== exp/juniper ==
## top_logic
module top_logic(  
		clk,
		rst,
		frz,
		level,
		Dout,
		vsync,
		hsync,
		VGA_R,
		VGA_G,
		VGA_B,
		BTNU,
		BTND,
		BTNL,
		BTNR,
        seven_seg,
        sel,
        pattern_select,
         I_spi_miso,
         O_spi_sck,
         O_spi_cs,
         O_spi_mosi
);
Settings: LEC_CHECK=0, ABC_AREA=1, CAP_MARGIN=20, CELL_PAD_IN_SITES_DETAIL_PLACEMENT=1, CELL_PAD_IN_SITES_GLOBAL_PLACEMENT=0, CORE_MARGIN=4, CORE_UTILIZATION=67, CTS_CLUSTER_DIAMETER=207, GPL_ROUTABILITY_DRIVEN=0, HOLD_SLACK_MARGIN=0.19, MAX_ROUTING_LAYER=met4, SETUP_SLACK_MARGIN=-0.42, SLEW_MARGIN=20, TNS_END_PERCENT=75; clock period 16.2 ns.
run.sh (not shown) runs the stock make flow with config.mk's settings and CLKGATE_MAP_FILE=.
exp/juniper | ERROR | 3_5_place_dp
Relative to exp/juniper, the following input files were edited for exp/willow:
Settings: ABC_AREA: 1 -> unset; TNS_END_PERCENT: 75 -> unset; CELL_PAD_IN_SITES_GLOBAL_PLACEMENT: 0 -> unset; SETUP_SLACK_MARGIN: -0.42 -> -0.68; GPL_ROUTABILITY_DRIVEN: 0 -> unset; CORE_MARGIN: 4 -> 2; CORE_UTILIZATION: 67 -> 72; CELL_PAD_IN_SITES_DETAIL_PLACEMENT: 1 -> unset; CTS_CLUSTER_DIAMETER: 207 -> 94; HOLD_SLACK_MARGIN: 0.19 -> unset; the clock period (ns, I/O delays scaled along): 16.2 -> 11.6.
Relative to exp/juniper, number of nets produced by synthesis decreased by 2010 in exp/willow.
exp/willow has area of the mapped netlist below what exp/juniper had.
Average size of a mapped cell ends up lower on exp/juniper.
Re count of pins on the block boundary: no difference whatsoever between exp/willow and exp/juniper.
exp/willow: flow complete, layout not clean; failing: negative setup slack
Across both runs, fraction of the mapped netlist area in simple logic gates was lower for exp/willow than for exp/juniper.
The synthesized cell count in exp/juniper is 1.17 times that in exp/willow.
Setup changes, exp/willow to exp/zinc
Settings: a deleted MAX_ROUTING_LAYER that had been met4; a deleted SETUP_SLACK_MARGIN that had been -0.68; a deleted CTS_CLUSTER_DIAMETER that had been 94; a change of CORE_UTILIZATION from 72 to 8; a change of the clock period (ns, I/O delays scaled along) from 11.6 to 21.0.
--- outcome ---
exp/zinc: done, clean on timing, DRC and antenna. Sort exp/willow and exp/zinc by sequential standard cell area, descending, and exp/willow comes first. Note that the number of gates on the worst path with buffers counted recorded for exp/zinc amounts to 1.05 times the value seen in exp/willow. Between exp/willow and exp/zinc, shortest clock period the worst path allows after layout is higher for exp/zinc, exp/willow comes in under that. exp/zinc vs exp/willow, first-pass GRT wire length went down by about 8%. The core of exp/zinc is less densely filled than that of exp/willow. exp/zinc vs. exp/willow: combined global-route utilization of all metal layers went down by 38 points.


Starting RTL as in the previous note.
clock: 12.3 ns
lec_check: 0
abc_area: 0
cap_margin: 20
cell_pad_in_sites_global_placement: 0
core_aspect_ratio: 1.01
core_margin: 2
core_utilization: 72
place_density: 0.64
setup_slack_margin: 0.26
slew_margin: 35
tns_end_percent: 85
The baseline completed and failed the layout checks on setup timing.
==> next run, changes <==
--- a/flow/config.mk
+++ b/flow/config.mk
@@ -8 +8 @@
-export ABC_AREA = 0
+export ABC_AREA = 1
@@ -13,3 +13,3 @@
-export CORE_UTILIZATION = 72
-export PLACE_DENSITY = 0.64
-export SETUP_SLACK_MARGIN = 0.26
+export CORE_UTILIZATION = 44
+export PLACE_DENSITY = 0.69
+export SETUP_SLACK_MARGIN = 5.0
==> flow/constraint.sdc (replaced) <==
create_clock -name core_clock -period 19.9 [get_ports {clk}]
set_input_delay 3.9800 -clock core_clock [delete_from_list [all_inputs] [get_ports {clk}]]
set_output_delay 3.9800 -clock core_clock [all_outputs]
set_load 0.01 [all_outputs]
After rerunning:
- This time the run completed with no timing, DRC or antenna violations
- worst setup slack gains 7.1 ns
- critical path depth is unchanged
- count of clock-buffer cells in the layout falls by 3
- core utilization shrinks by 33 points
- final area goes up by 1.5%


Starting RTL as in the previous note.
clock: 16.2 ns
lec_check: 0
cap_margin: 20
cell_pad_in_sites_detail_placement: 1
cell_pad_in_sites_global_placement: 3
core_margin: 4
core_utilization: 67
cts_cluster_diameter: 207
gpl_routability_driven: 0
hold_slack_margin: 0.19
max_routing_layer: met4
setup_slack_margin: -0.42
slew_margin: 20
tns_end_percent: 75
The starting point aborted during global placement without I/O (3_1_place_gp_skip_io) (GPL-0301).
Then changed:
- CAP_MARGIN: 20 -> 30
- CELL_PAD_IN_SITES_DETAIL_PLACEMENT: 1 -> unset
- CELL_PAD_IN_SITES_GLOBAL_PLACEMENT: 3 -> unset
- CORE_MARGIN: 4 -> 2
- CORE_UTILIZATION: 67 -> 72
- CTS_CLUSTER_DIAMETER: 207 -> unset
- GPL_ROUTABILITY_DRIVEN: 0 -> unset
- HOLD_SLACK_MARGIN: 0.19 -> unset
- MAX_ROUTING_LAYER: met4 -> unset
- SETUP_SLACK_MARGIN: -0.42 -> unset
- TNS_END_PERCENT: 75 -> unset
- clock period: 16.2 -> 12.9 ns (I/O delays scaled with it)
After rerunning: This time the run completed, yet does not pass: negative setup slack; die area decreases by 8.7%; synthesized cell count is unchanged; synthesized area is unchanged.
Then changed:
- CAP_MARGIN: 30 -> 20
- CORE_UTILIZATION: 72 -> 44
- clock period: 12.9 -> 16.9 ns (I/O delays scaled with it)
After rerunning: The new run finished with timing, DRC and antenna clean. Synthesized area does not change. First-iteration DRC count is lower by 29%. Die area is higher by about 60%. Global-route usage is lower by 17 points. Setup slack gets better by 1800 ps. Worst hold slack gets better by 23 ps.
Then changed:
- ABC_AREA: unset -> 1
- CORE_UTILIZATION: 44 -> 72
- CTS_CLUSTER_DIAMETER: unset -> 324
- CTS_CLUSTER_SIZE: unset -> 95
- TNS_END_PERCENT: unset -> 40
- clock period: 16.9 -> 7.37 ns (I/O delays scaled with it)
Now the flow failed in global routing (5_1_grt).
Synthesized area came out higher by 4.8%.
Die size came out lower by 36%.
Synthesized cell count came out higher by 17%.


Starting RTL as in the previous note.
clock: 12.2 ns
lec_check: 0
cap_margin: 20
core_margin: 2
core_utilization: 72
cts_cluster_diameter: 43
hold_slack_margin: -0.08
max_routing_layer: met4
setup_slack_margin: 1.63
slew_margin: 20
The starting point completed, yet does not pass: setup timing.
Rerun with:
Settings changed: CORE_UTILIZATION 72 to 63, CTS_CLUSTER_DIAMETER 43 to default, HOLD_SLACK_MARGIN -0.08 to default, MAX_ROUTING_LAYER met4 to default, SETUP_SLACK_MARGIN 1.63 to 3.95.
Clock period 12.2 ns to 14.8 ns, I/O delays scaled along.
With this change the flow finished with timing, DRC and antenna clean.
Setup slack gets better by 2.4 ns.
Cell area drops by 3.0%.
Clock-buffer cell count drops by 3.
Sequential share of layout area climbs by 0.17 points.
Fmax drops by 1.6%.
Via count drops by 4.6%.
Rerun with:
Settings changed: CAP_MARGIN 20 to 30, CORE_UTILIZATION 63 to 72, PLACE_DENSITY from default to 0.35, SETUP_SLACK_MARGIN 3.95 to 3.74.
Clock period 14.8 ns to 12.9 ns, I/O delays scaled along.
The new run produced a layout that fails on setup timing.
Design area rises by 2.8%.
Clock skew came out lower by 0.0074 ns.
Register-to-register slack gets worse by 1.7 ns.
Die area is lower by 12%.
Via count rose by 4.2%.
Maximum frequency went up by 1.8%.
Non-clock buffer count came out higher by 374.
Rerun with:
Settings changed: CAP_MARGIN 30 to 20, CORE_UTILIZATION 72 to 40, PLACE_DENSITY 0.35 to default, SETUP_SLACK_MARGIN 3.74 to default.
Clock period 12.9 ns to 16.9 ns, I/O delays scaled along.
What happened:
- Now the flow completed without violations
- wire length came out lower by 10%
- non-clock buffer count came out lower by 626
- maximum frequency came out lower by 15%
- worst hold slack barely changes
- register-to-register slack gets better by 1.6 ns
- via count came out lower by about 9%
- count of clock-buffer cells in the layout came out higher by 2
Rerun with:
Settings changed: ABC_AREA from default to 1, CORE_UTILIZATION 40 to 71, CTS_CLUSTER_DIAMETER from default to 252, MAX_ROUTING_LAYER from default to met4.
Clock period 16.9 ns to 9.76 ns, I/O delays scaled along.
Effect:
- This time the run aborted during global routing with ODB-0269
- die area drops by about 40%
- synthesized area climbs by 4.8%
- synthesized cell count climbs by 17%
Rerun with:
Settings changed: ABC_AREA 1 to default, CORE_UTILIZATION 71 to 72, CTS_CLUSTER_DIAMETER 252 to default, SETUP_SLACK_MARGIN from default to 1.63.
Clock period 9.76 ns to 12.2 ns, I/O delays scaled along.
Outcome: The new run completed and failed the layout checks on setup timing. Die area shrinks by 5.8%. Synthesized area came out lower by 4.6%. Synthesized cell count falls by 14%.


job 1880:
Starting RTL as in the previous note.
clock: 20.0 ns
lec_check: 0
abc_area: 1
cap_margin: 20
cell_pad_in_sites_global_placement: 1
core_margin: 8
core_utilization: 58
place_density_lb_addon: 0.05
setup_slack_margin: -0.55
slew_margin: 20
Input changes introduced in job 7593 (baseline for comparison: job 1880):
# job 1880
export LEC_CHECK = 0
export ABC_AREA = 1
export CAP_MARGIN = 20
export CELL_PAD_IN_SITES_GLOBAL_PLACEMENT = 1
export CORE_MARGIN = 8
export CORE_UTILIZATION = 58
export PLACE_DENSITY_LB_ADDON = 0.05
export SETUP_SLACK_MARGIN = -0.55
export SLEW_MARGIN = 20
create_clock -name core_clock -period 20.0 [get_ports {clk}]
# job 7593
export LEC_CHECK = 0
export CAP_MARGIN = 20
export CORE_MARGIN = 2
export CORE_UTILIZATION = 59
export CTS_CLUSTER_SIZE = 97
export SLEW_MARGIN = 20
create_clock -name core_clock -period 12.8 [get_ports {clk}]
[summary]
Area after synthesis was higher in the run labelled job 1880. Between job 7593 and job 1880, the cell total in the yosys stat output is higher for job 1880. Job 1880 and job 7593: one clean run, job 1880; the rest did not finish clean. In the tables for job 7593 and job 1880, met3 layer usage reported by global route reads lower with job 7593.
#### Input delta (job 4864 over job 7593)
# job 7593
export LEC_CHECK = 0
export CAP_MARGIN = 20
export CORE_MARGIN = 2
export CORE_UTILIZATION = 59
export CTS_CLUSTER_SIZE = 97
export SLEW_MARGIN = 20
create_clock -name core_clock -period 12.8 [get_ports {clk}]
# job 4864
export LEC_CHECK = 0
export CAP_MARGIN = 30
export CORE_MARGIN = 2
export CORE_UTILIZATION = 72
export CTS_CLUSTER_DIAMETER = 43
export SETUP_SLACK_MARGIN = 3.37
export SLEW_MARGIN = 20
create_clock -name core_clock -period 11.3 [get_ports {clk}]
==> results <==
Comparing job 7593 and job 4864, final design area excluding fillers is lower on job 7593. Compared with job 7593, in job 4864 final cell count moved up. Job 7593: flow complete, layout not clean; failing: setup timing. Job 4864 ran in full, but the layout does not pass; the checks complain about setup timing.
--- input diff job 4864..job 5029 ---
# job 4864
export LEC_CHECK = 0
export CAP_MARGIN = 30
export CORE_MARGIN = 2
export CORE_UTILIZATION = 72
export CTS_CLUSTER_DIAMETER = 43
export SETUP_SLACK_MARGIN = 3.37
export SLEW_MARGIN = 20
create_clock -name core_clock -period 11.3 [get_ports {clk}]
# job 5029
export LEC_CHECK = 0
export CAP_MARGIN = 30
export CORE_MARGIN = 2
export CORE_UTILIZATION = 72
export HOLD_SLACK_MARGIN = 0.29
export SETUP_SLACK_MARGIN = -0.85
export SLEW_MARGIN = 20
create_clock -name core_clock -period 10.6 [get_ports {clk}]
--- outcome ---
Diff job 4864 -> job 5029: routed wire length rose 11%; highest achievable clock rate went down 1.7%; synthesized cell count essentially unchanged; fraction of area in registers comparable. STATUS run=job 5029 STAGES=ALL_DONE FINAL_CHECKS=FAILED CAUSE=setup timing.
